== north ==
Design main, start of the top module:
module main #(
    parameter MAIN_DIV = 8,      
    parameter SCAN_DIV = 4       
)(
    input wire clk,
    input wire rst,    
    input wire btnC,   
    input wire btnL,   
    input wire btnR,   
    input wire [7:0] num1,   
    input wire [7:0] num2,   
    output wire [6:0] seg,            
    output wire [3:0] an,              
    output wire multiplicationFinished    
);
For scale: roughly 33 I/O pins.
export LEC_CHECK = 0
export ABC_AREA = 1
export CAP_MARGIN = 20
export CORE_MARGIN = 2
export CORE_UTILIZATION = 60
export CTS_CLUSTER_SIZE = 73
export PLACE_DENSITY = 0.6
export SETUP_SLACK_MARGIN = 2.0
export SLEW_MARGIN = 20
create_clock -name core_clock -period 7.72 [get_ports {clk}]
run.sh (not shown) runs the stock make flow with config.mk's settings and CLKGATE_MAP_FILE=.
Although north finished all stages, its layout failed final checks on negative setup slack.
Edits applied to the flow inputs when going from north to south:
Settings: SETUP_SLACK_MARGIN removed (was 2.0); CORE_UTILIZATION changed from 60 to 66; CTS_CLUSTER_SIZE changed from 73 to 97; the clock period (ns, I/O delays scaled along) changed from 7.72 to 29.0.
## What came out
- south: full flow OK, the timing, DRC and antenna checks passed
- Delta (south minus north): number of core rows shows a reduction of 3, first-iteration DRC count went down 22%.
- Setup slack (lower): north
- The routed length on met3 in south sits 52% below the value recorded for north.
### south -> east
Settings: an added SETUP_SLACK_MARGIN of 1.79; a change of CTS_CLUSTER_SIZE from 97 to 72; a change of CORE_UTILIZATION from 66 to 58; a deleted PLACE_DENSITY that had been 0.6; a change of the clock period (ns, I/O delays scaled along) from 29.0 to 8.97.
--- outcome ---
- Across south and east, a clean result was obtained everywhere but in east.
- Compared with south, in east number of non-clock buffers in the layout increased about 800%, maximum VDD drop now sits higher.
- Between south and east, the flow reports count of routing violations after the opening detailed-route iteration increasing by a little under 10%.
- When east is set beside south, its top fanout value on the critical path turns out to be 1 smaller.
- Between east and south, it is east whose cell count along the critical path is lower, by 9.8%.
Changes in west relative to east:
Settings: SETUP_SLACK_MARGIN no longer set, was 1.79; PLACE_DENSITY now 0.6, previously not set; CTS_CLUSTER_SIZE no longer set, was 72; CORE_UTILIZATION now 57, was 58; the clock period (ns, I/O delays scaled along) now 7.72, was 8.97.
Findings:
Of east and west, none finishes clean.
east: complete, dirty (negative setup slack)
west finished all stages; layout check result: FAIL, due to negative setup slack.
From east to west, area share of and-or/or-and cells after synthesis did not move at all.
In the metrics for east and west, the one carrying the lower arrival time reported for the critical path endpoint is west.
Relative to east, count of clock-net buffers in the final layout has increased by 2 in west.
east has lower count of non-filler cells in the finished layout than west.
For middle, these inputs were changed with respect to west:
Settings: CORE_UTILIZATION: 57 -> 40; the clock period (ns, I/O delays scaled along): 7.72 -> 20.0.
Notes after the runs:
- Relative to west, routed wire length decreased by 21% in middle.
- [compare] base=west new=middle: leakage power figure lower, final non-filler cell area lower, met3 routing resource usage after global routing comparable, part of the power in combinational logic dropped 0.7 points, cell count has decreased.
- On power after layout, middle does better than west.
- middle: no failed stages, no open violations at the end

---

main again, from the RTL that the note above started with.
Settings: LEC_CHECK=0, ABC_AREA=1, CAP_MARGIN=20, CORE_MARGIN=2, CORE_UTILIZATION=37, PLACE_DENSITY=0.6, SLEW_MARGIN=20; clock period 13.9 ns.
Edit:
- ABC_AREA: 1 -> not set
- CORE_UTILIZATION: 37 -> 58
- PLACE_DENSITY: 0.6 -> not set
- clock period: 13.9 -> 8.97 ns (I/O delays scaled with it)
=> Now the flow finished but fails on negative setup slack. Die size drops by 23%. Sequential cell count is unchanged. Global-route usage grows by 19 points. Count of clock-buffer cells in the layout stays the same. Setup slack gets worse by 5.0 ns. Critical path depth drops by 23. Hold slack gains 0.0080 ns. Routed wire length goes up by 82%. Power grows by 47%. Clock power grows by 46%.
Edit:
- ABC_AREA: not set -> 1
- CORE_UTILIZATION: 58 -> 65
- CTS_CLUSTER_SIZE: not set -> 71
- PLACE_DENSITY_LB_ADDON: not set -> 0.01
- SETUP_SLACK_MARGIN: not set -> 2.44
- clock period: 8.97 -> 13.7 ns (I/O delays scaled with it)
Result: With this change the flow completed with no timing, DRC or antenna violations; die area went down by 25%; setup slack improves by 5.4 ns; power went down by 35%; non-clock buffer count drops by 476; sequential share of layout area increases by 4.4 points; cell count came out lower by 14%; first-iteration DRC count drops by 35%; clock skew went up by 0.0038 ns; via count shrinks by 23%.
Edit:
- CORE_UTILIZATION: 65 -> 40
- CTS_CLUSTER_SIZE: 71 -> not set
- PLACE_DENSITY: not set -> 0.6
- PLACE_DENSITY_LB_ADDON: 0.01 -> not set
- SETUP_SLACK_MARGIN: 2.44 -> not set
- clock period: 13.7 -> 13.9 ns (I/O delays scaled with it)
Wire length fell by 23%.
Final area fell by about 12%.
Utilization fell by 38 points.
Power rose by about 3.3%.
Synthesized area does not change.
Non-clock buffer count fell by 103.
Critical path depth fell by 5.
Flip-flop count stays the same.
Edit:
- ABC_AREA: 1 -> not set
- CORE_UTILIZATION: 40 -> 72
- PLACE_DENSITY: 0.6 -> 0.78
- clock period: 13.9 -> 7.92 ns (I/O delays scaled with it)
Now the flow stopped in clock tree synthesis; area after synthesis climbs by about a fifth; die area drops by a quarter to a third; synthesized cell count drops by a few percent.
Power is estimated from default activity; no workload was simulated.
